// clock
module clock(
    input clk,
    input rst,
    input adjust, up, up_ten,
    input h24, world_clock,
    input usa, england, spain,
    input sw_stopwatch,
    input sw_timer,
    input sw_alarm_set,
    input btn_stp_start,
    input btn_stp_reset,
    input btn_alarm_toggle,
    input btn_alarm_stop,
    output [7:0] seg_data, seg_com, seg7,
    output am, pm,
    output led4, led6, led8, 
    output LCD_RS, LCD_RW, LCD_E,
    output [7:0] LCD_DATA,
    output [3:0] rgb_r,
    output piezo_out 
    );
==> flow/config.mk <==
export PLATFORM = sky130hd
export DESIGN_NAME = clock
export DESIGN_NICKNAME = clock
export VERILOG_FILES = /design/flow/design.v
export SDC_FILE = /design/flow/constraint.sdc
export NUM_CORES = 4
export LEC_CHECK = 0
export CAP_MARGIN = 5
export CORE_MARGIN = 2
export CORE_UTILIZATION = 72
export CTS_CLUSTER_DIAMETER = 79
export HOLD_SLACK_MARGIN = -0.09
export SETUP_SLACK_MARGIN = 3.45
export SLEW_MARGIN = 20
export TNS_END_PERCENT = 5
==> flow/constraint.sdc <==
create_clock -name core_clock -period 11.7 [get_ports {clk}]
set_input_delay 2.3400 -clock core_clock [delete_from_list [all_inputs] [get_ports {clk}]]
set_output_delay 2.3400 -clock core_clock [all_outputs]
set_load 0.01 [all_outputs]
run.sh (not shown) runs the stock make flow with config.mk's settings and CLKGATE_MAP_FILE=.
The baseline completed, yet does not pass: negative setup slack.
Then changed:
- CAP_MARGIN: 5 -> 20
- CORE_UTILIZATION: 72 -> 10
- CTS_CLUSTER_DIAMETER: 79 -> unset
- HOLD_SLACK_MARGIN: -0.09 -> unset
- SETUP_SLACK_MARGIN: 3.45 -> unset
- TNS_END_PERCENT: 5 -> unset
- clock period: 11.7 -> 22.0 ns (I/O delays scaled with it)
Outcome: The changed run finished with timing, DRC and antenna clean; worst hold slack degrades by 0.036 ns; via count fell by about a fifth; sequential share of layout area drops by 0.26 points.
Then changed:
- CORE_UTILIZATION: 10 -> 40
- clock period: 22.0 -> 20.0 ns (I/O delays scaled with it)
Outcome:
- setup slack is worse by 0.95 ns
- global-route usage is higher by 17 points
- cell area is lower by about 10%
- register-to-register slack is worse by 1.9 ns
- via count hardly moves
- clock skew is higher by 0.0036 ns
- clock-buffer cell count rose by 3


run A:
clock again, from the RTL that the note above started with.
==> flow/config.mk <==
export PLATFORM = sky130hd
export DESIGN_NAME = clock
export DESIGN_NICKNAME = clock
export VERILOG_FILES = /design/flow/design.v
export SDC_FILE = /design/flow/constraint.sdc
export NUM_CORES = 4
export LEC_CHECK = 0
export CAP_MARGIN = 20
export CELL_PAD_IN_SITES_DETAIL_PLACEMENT = 0
export CELL_PAD_IN_SITES_GLOBAL_PLACEMENT = 0
export CORE_MARGIN = 2
export CORE_UTILIZATION = 15
export CTS_CLUSTER_SIZE = 44
export GPL_TIMING_DRIVEN = 0
export MAX_ROUTING_LAYER = met4
export PLACE_DENSITY_LB_ADDON = 0.07
export SETUP_SLACK_MARGIN = 2.28
export SLEW_MARGIN = 0
export TNS_END_PERCENT = 40
==> flow/constraint.sdc <==
create_clock -name core_clock -period 29.3 [get_ports {clk}]
set_input_delay 5.8600 -clock core_clock [delete_from_list [all_inputs] [get_ports {clk}]]
set_output_delay 5.8600 -clock core_clock [all_outputs]
set_load 0.01 [all_outputs]
What run B does differently from run A at the input level:
- CELL_PAD_IN_SITES_DETAIL_PLACEMENT no longer set, was 0
- CTS_CLUSTER_SIZE no longer set, was 44
- TNS_END_PERCENT no longer set, was 40
- PLACE_DENSITY_LB_ADDON no longer set, was 0.07
- SETUP_SLACK_MARGIN no longer set, was 2.28
- CORE_UTILIZATION now 52, was 15
- MAX_ROUTING_LAYER no longer set, was met4
- GPL_TIMING_DRIVEN no longer set, was 0
- SLEW_MARGIN now 20, was 0
- CELL_PAD_IN_SITES_GLOBAL_PLACEMENT no longer set, was 0
- the clock period (ns, I/O delays scaled along) now 11.3, was 29.3
## What came out
Cmp run B vs run A: final area higher in run B
Of run A and run B, only run A finishes the flow clean.
The layout from run B, despite a flow that completed every stage, fails the layout checks, with the failing checks listed as negative setup slack.
Compared with run A, in run B placeable core area fell by about 70%.
Summary of run B over run A: global-route usage increased 18 points, post-route core utilization rose 48 points.
Diff run A..run B | count of instantiated cells in the yosys netlist | unchanged
Clock buffer count from CTS down about 20% in run B wrt run A
For run C, these inputs were changed with respect to run B:
- CORE_UTILIZATION: 52 -> 65
- the clock period (ns, I/O delays scaled along): 11.3 -> 13.7
==> results <==
Compared with run B, run C shows a fraction of met1 tracks used by global routing that is 9.1 points higher. From run B to run C the numbers moved as follows: overflow left after global routing comparable, count of clock-buffer cells in the layout now smaller, fraction of the core area occupied by cells at floorplan now larger. Run C reached the final stage; the timing, design-rule and antenna checks on its layout passed.
#### Input delta (run D over run C)
- CTS_CLUSTER_SIZE newly set to 22
- CORE_UTILIZATION changed from 65 to 72
- the clock period (ns, I/O delays scaled along) changed from 13.7 to 11.7
Notes after the runs:
- The flow did not stop early for run C: all stages ran, and the layout cleared the timing, design-rule and antenna checks.
- Run D: all stages done; final checks FAILED (negative setup slack).
- Run D ended with more design area than run C.
- [compare] base=run C new=run D: number of failing setup endpoints in the final timing report up 7, global-route usage up 9.9 points, hold slack down 0.053 ns, number of sequential storage elements flat.
diff inputs: run D => run E
- SETUP_SLACK_MARGIN newly set to 1.63
- CTS_CLUSTER_DIAMETER newly set to 218
- CORE_UTILIZATION changed from 72 to 71
- the clock period (ns, I/O delays scaled along) changed from 11.7 to 13.5
==> results <==
Looking at the reports, run E completed the entire flow and the layout it produced met the timing, design-rule and antenna checks.
Run E has routing usage on met1 below what run D had.
Core footprint was higher in the run labelled run E.
Changes observed in run E relative to run D: wire length on met3 went down.


Setup of P:
clock again, from the RTL that the note above started with.
clock: 10.3 ns
lec_check: 0
abc_area: 1
cap_margin: 20
core_aspect_ratio: 0.88
core_margin: 2
core_utilization: 72
cts_cluster_diameter: 44
cts_cluster_size: 88
gpl_routability_driven: 1
hold_slack_margin: -0.07
place_density_lb_addon: 0.28
setup_slack_margin: 2.6
slew_margin: 20
No crash in P: every stage finished, but the layout fails its final checks due to setup timing.
Relative to P, the following input files were edited for Q:
==> flow/config.mk <==
export PLATFORM = sky130hd
export DESIGN_NAME = clock
export DESIGN_NICKNAME = clock
export VERILOG_FILES = /design/flow/design.v
export SDC_FILE = /design/flow/constraint.sdc
export NUM_CORES = 4
export LEC_CHECK = 0
export CAP_MARGIN = 20
export CORE_MARGIN = 2
export CORE_UTILIZATION = 52
export SLEW_MARGIN = 20
==> flow/constraint.sdc <==
create_clock -name core_clock -period 11.5 [get_ports {clk}]
set_input_delay 2.3000 -clock core_clock [delete_from_list [all_inputs] [get_ports {clk}]]
set_output_delay 2.3000 -clock core_clock [all_outputs]
set_load 0.01 [all_outputs]
==> results <==
- Q had finished all stages when the layout checks came back failing, citing setup timing.
- Taking P as the reference, in Q clock buffer count higher; number of placed instances with taps included down 305.
- Against P, total number of vias in Q fell by more than 10%.
- Q vs P: cell depth of the worst setup path down in Q
diff inputs: Q => R
-- flow/config.mk --
<<< Q, line 10
export CORE_UTILIZATION = 52
>>> R, line 10
export CORE_UTILIZATION = 65
export CTS_CLUSTER_DIAMETER = 218
export SETUP_SLACK_MARGIN = 1.63
==> flow/constraint.sdc <==
create_clock -name core_clock -period 10.6 [get_ports {clk}]
set_input_delay 2.1200 -clock core_clock [delete_from_list [all_inputs] [get_ports {clk}]]
set_output_delay 2.1200 -clock core_clock [all_outputs]
set_load 0.01 [all_outputs]
==> results <==
[flow] R | stages: complete | final checks: fail | reason: setup timing
Diff Q -> R | met2 track utilization from global routing | increase of 26 points
Of the two values seen for worst setup path startpoint, u_counter.cur_h_ten[1] was produced by Q and u_counter.cur_h_ten[3] by R.
Summary — buffer and inverter count on the worst path, R relative to Q: higher, by 7.
Reported for R and Q, combined area of all synthesized cells turned out identical to the last digit.
R vs Q: wire length on met3 up
Setup slack: R less than Q
Summary of R over Q: first-iteration DRC count has increased, layout overhead on the synthesized area has increased, non-clock buffer count in the final layout +37.
Input-level comparison between S and R:
-- flow/config.mk --
<<< R, line 9
>>> S, line 9
export CELL_PAD_IN_SITES_GLOBAL_PLACEMENT = 0
<<< R, line 10
export CORE_UTILIZATION = 65
export CTS_CLUSTER_DIAMETER = 218
export SETUP_SLACK_MARGIN = 1.63
>>> S, line 11
export CORE_UTILIZATION = 40
export CTS_CLUSTER_SIZE = 33
export MAX_ROUTING_LAYER = met4
==> flow/constraint.sdc <==
create_clock -name core_clock -period 29.3 [get_ports {clk}]
set_input_delay 5.8600 -clock core_clock [delete_from_list [all_inputs] [get_ports {clk}]]
set_output_delay 5.8600 -clock core_clock [all_outputs]
set_load 0.01 [all_outputs]
==> results <==
S did not stop at any stage, and its layout met the timing, design-rule and antenna checks. When the final numbers for S and R were put side by side, the relative max-transition margin turned out to be greater in S. Post-CTS setup repair buffer count ends up higher on R. The global-route wire length before repair in R is 1.3 times that in S.
Relative to S, the following input files were edited for T:
-- flow/config.mk --
<<< S, line 9
export CELL_PAD_IN_SITES_GLOBAL_PLACEMENT = 0
>>> T, line 9
<<< S, line 12
export CTS_CLUSTER_SIZE = 33
export MAX_ROUTING_LAYER = met4
>>> T, line 11
==> flow/constraint.sdc <==
create_clock -name core_clock -period 18.6 [get_ports {clk}]
set_input_delay 3.7200 -clock core_clock [delete_from_list [all_inputs] [get_ports {clk}]]
set_output_delay 3.7200 -clock core_clock [all_outputs]
set_load 0.01 [all_outputs]
[summary]
- Summary: with S as the reference, number of buffers added by the clock tree synthesis step in T moved down by a few percent.
- Lower global-route usage among S and T: T
- The final cell count was comparable across S and T.
- S → T: wire length has remained practically unchanged; met1 track demand over resource went up 0.23 points; worst hold slack fell by 0.0052 ns; global-route wire length before repair ~0 delta.
- The clock latency on the worst-skew pair of T is higher than that of S.
- S ended up with met4 as its uppermost layer routed; T ended up with met5.


== lagoon ==
clock again, from the RTL that the note above started with.
// clock
module clock(
    input clk,
    input rst,
    input adjust, up, up_ten,
    input h24, world_clock,
    input usa, england, spain,
    input sw_stopwatch,
    input sw_timer,
    input sw_alarm_set,
    input btn_stp_start,
    input btn_stp_reset,
    input btn_alarm_toggle,
    input btn_alarm_stop,
    output [7:0] seg_data, seg_com, seg7,
    output am, pm,
    output led4, led6, led8, 
    output LCD_RS, LCD_RW, LCD_E,
    output [7:0] LCD_DATA,
    output [3:0] rgb_r,
    output piezo_out 
    );
    wire tick_1hz;
    wire [1:0] adjust_mode;
    wire [3:0] cur_h_ten, cur_h_one, cur_m_ten, cur_m_one, cur_s_ten, cur_s_one;
    wire [3:0] disp_h_ten, disp_h_one; 
    wire [3:0] stp_m10, stp_m1, stp_s10, stp_s1, stp_ms10, stp_ms1;
    wire [3:0] stp_run_m10, stp_run_m1, stp_run_s10, stp_run_s1, stp_run_ms10, stp_run_ms1;
    wire [3:0] stp_lap_m10, stp_lap_m1, stp_lap_s10, stp_lap_s1, stp_lap_ms10, stp_lap_ms1;
    wire [3:0] tm_m10, tm_m1, tm_s10, tm_s1;
    wire [3:0] tm_set_m10, tm_set_m1, tm_set_s10, tm_set_s1;
    wire timer_alarm_on; 
    wire [3:0] al_h10, al_h1, al_m10, al_m1;
    wire real_alarm_trig; 
    wire alarm_is_on;     
    reg [3:0] final_h_ten, final_h_one, final_m_ten, final_m_one, final_s_ten, final_s_one;
    clk_div u_clk_div( .clk(clk), .rst(rst), .tick_1hz(tick_1hz) );
    time_counter u_counter(
        .clk(clk), .rst(rst), .tick_1hz(tick_1hz),
        .adjust( adjust & ~sw_stopwatch & ~sw_timer & ~sw_alarm_set ), 
  ...
==> flow/config.mk <==
export PLATFORM = sky130hd
export DESIGN_NAME = clock
export DESIGN_NICKNAME = clock
export VERILOG_FILES = /design/flow/design.v
export SDC_FILE = /design/flow/constraint.sdc
export NUM_CORES = 4
export LEC_CHECK = 0
export ABC_AREA = 1
export CAP_MARGIN = 20
export CORE_ASPECT_RATIO = 0.56
export CORE_MARGIN = 2
export CORE_UTILIZATION = 68
export CTS_CLUSTER_DIAMETER = 255
export CTS_CLUSTER_SIZE = 17
export GPL_ROUTABILITY_DRIVEN = 1
export HOLD_SLACK_MARGIN = -0.07
export PLACE_DENSITY = 0.82
export SETUP_SLACK_MARGIN = 1.5
export SLEW_MARGIN = 20
==> flow/constraint.sdc <==
create_clock -name core_clock -period 13.5 [get_ports {clk}]
set_input_delay 2.7000 -clock core_clock [delete_from_list [all_inputs] [get_ports {clk}]]
set_output_delay 2.7000 -clock core_clock [all_outputs]
set_load 0.01 [all_outputs]
[inputs] nickel vs lagoon
- CORE_UTILIZATION now 65, was 68
- HOLD_SLACK_MARGIN no longer set, was -0.07
- CTS_CLUSTER_SIZE no longer set, was 17
- SETUP_SLACK_MARGIN no longer set, was 1.5
- CORE_ASPECT_RATIO no longer set, was 0.56
- GPL_ROUTABILITY_DRIVEN no longer set, was 1
- CTS_CLUSTER_DIAMETER no longer set, was 255
- PLACE_DENSITY no longer set, was 0.82
- the clock period (ns, I/O delays scaled along) now 12.4, was 13.5
==> results <==
- Summary — die width, nickel relative to lagoon: lower, by 55 µm.
- nickel against lagoon: number of filler instances in the final layout shows an increase of 302, initial antenna violation count down 1.
- Of nickel and lagoon, it is nickel that has the higher final design area excluding fillers.


clock again, from the RTL that the note above started with.
## clock
module clock(
    input clk,
    input rst,
    input adjust, up, up_ten,
    input h24, world_clock,
    input usa, england, spain,
    input sw_stopwatch,
    input sw_timer,
    input sw_alarm_set,
    input btn_stp_start,
    input btn_stp_reset,
    input btn_alarm_toggle,
    input btn_alarm_stop,
    output [7:0] seg_data, seg_com, seg7,
    output am, pm,
    output led4, led6, led8, 
    output LCD_RS, LCD_RW, LCD_E,
    output [7:0] LCD_DATA,
    output [3:0] rgb_r,
    output piezo_out 
    );
    wire tick_1hz;
    wire [1:0] adjust_mode;
    wire [3:0] cur_h_ten, cur_h_one, cur_m_ten, cur_m_one, cur_s_ten, cur_s_one;
    wire [3:0] disp_h_ten, disp_h_one; 
    wire [3:0] stp_m10, stp_m1, stp_s10, stp_s1, stp_ms10, stp_ms1;
    wire [3:0] stp_run_m10, stp_run_m1, stp_run_s10, stp_run_s1, stp_run_ms10, stp_run_ms1;
    wire [3:0] stp_lap_m10, stp_lap_m1, stp_lap_s10, stp_lap_s1, stp_lap_ms10, stp_lap_ms1;
    wire [3:0] tm_m10, tm_m1, tm_s10, tm_s1;
    wire [3:0] tm_set_m10, tm_set_m1, tm_set_s10, tm_set_s1;
    wire timer_alarm_on; 
    wire [3:0] al_h10, al_h1, al_m10, al_m1;
    wire real_alarm_trig; 
    wire alarm_is_on;     
    reg [3:0] final_h_ten, final_h_one, final_m_ten, final_m_one, final_s_ten, final_s_one;
    clk_div u_clk_div( .clk(clk), .rst(rst), .tick_1hz(tick_1hz) );
    time_counter u_counter(
        .clk(clk), .rst(rst), .tick_1hz(tick_1hz),
        .adjust( adjust & ~sw_stopwatch & ~sw_timer & ~sw_alarm_set ), 
        .up(     up     & ~sw_stopwatch & ~sw_timer & ~sw_alarm_set ), 
        .up_ten( up_ten & ~sw_stopwatch & ~sw_timer & ~sw_alarm_set ),
        .cur_h_ten(cur_h_ten), .cur_h_one(cur_h_one),
        .cur_m_ten(cur_m_ten), .cur_m_one(cur_m_one),
        .cur_s_ten(cur_s_ten), .cur_s_one(cur_s_one),
        .adjust_mode(adjust_mode),
  ...
==> flow/config.mk <==
export PLATFORM = sky130hd
export DESIGN_NAME = clock
export DESIGN_NICKNAME = clock
export VERILOG_FILES = /design/flow/design.v
export SDC_FILE = /design/flow/constraint.sdc
export NUM_CORES = 4
export LEC_CHECK = 0
export ABC_AREA = 0
export CAP_MARGIN = 25
export CORE_MARGIN = 7
export CORE_UTILIZATION = 42
export CTS_CLUSTER_SIZE = 59
export GPL_ROUTABILITY_DRIVEN = 1
export PLACE_DENSITY_LB_ADDON = 0.06
export SLEW_MARGIN = 15
==> flow/constraint.sdc <==
create_clock -name core_clock -period 18.5 [get_ports {clk}]
set_input_delay 3.7000 -clock core_clock [delete_from_list [all_inputs] [get_ports {clk}]]
set_output_delay 3.7000 -clock core_clock [all_outputs]
set_load 0.01 [all_outputs]
==> next run, changes <==
- ABC_AREA: 0 -> 1
- CAP_MARGIN: 25 -> 20
- CORE_MARGIN: 7 -> 2
- CORE_UTILIZATION: 42 -> 71
- CTS_CLUSTER_SIZE: 59 -> not set
- GPL_ROUTABILITY_DRIVEN: 1 -> not set
- PLACE_DENSITY_LB_ADDON: 0.06 -> 0.27
- SETUP_SLACK_MARGIN: not set -> 2.39
- SLEW_MARGIN: 15 -> 20
- clock period: 18.5 -> 17.7 ns (I/O delays scaled with it)
Cell count came out higher by 7.3%.
Via count came out higher by about 17%.
Sequential share of layout area hardly moves.
Clock skew came out lower by 3.2 ps.
Cell area barely changes.
Worst setup slack is better by 2000 ps.
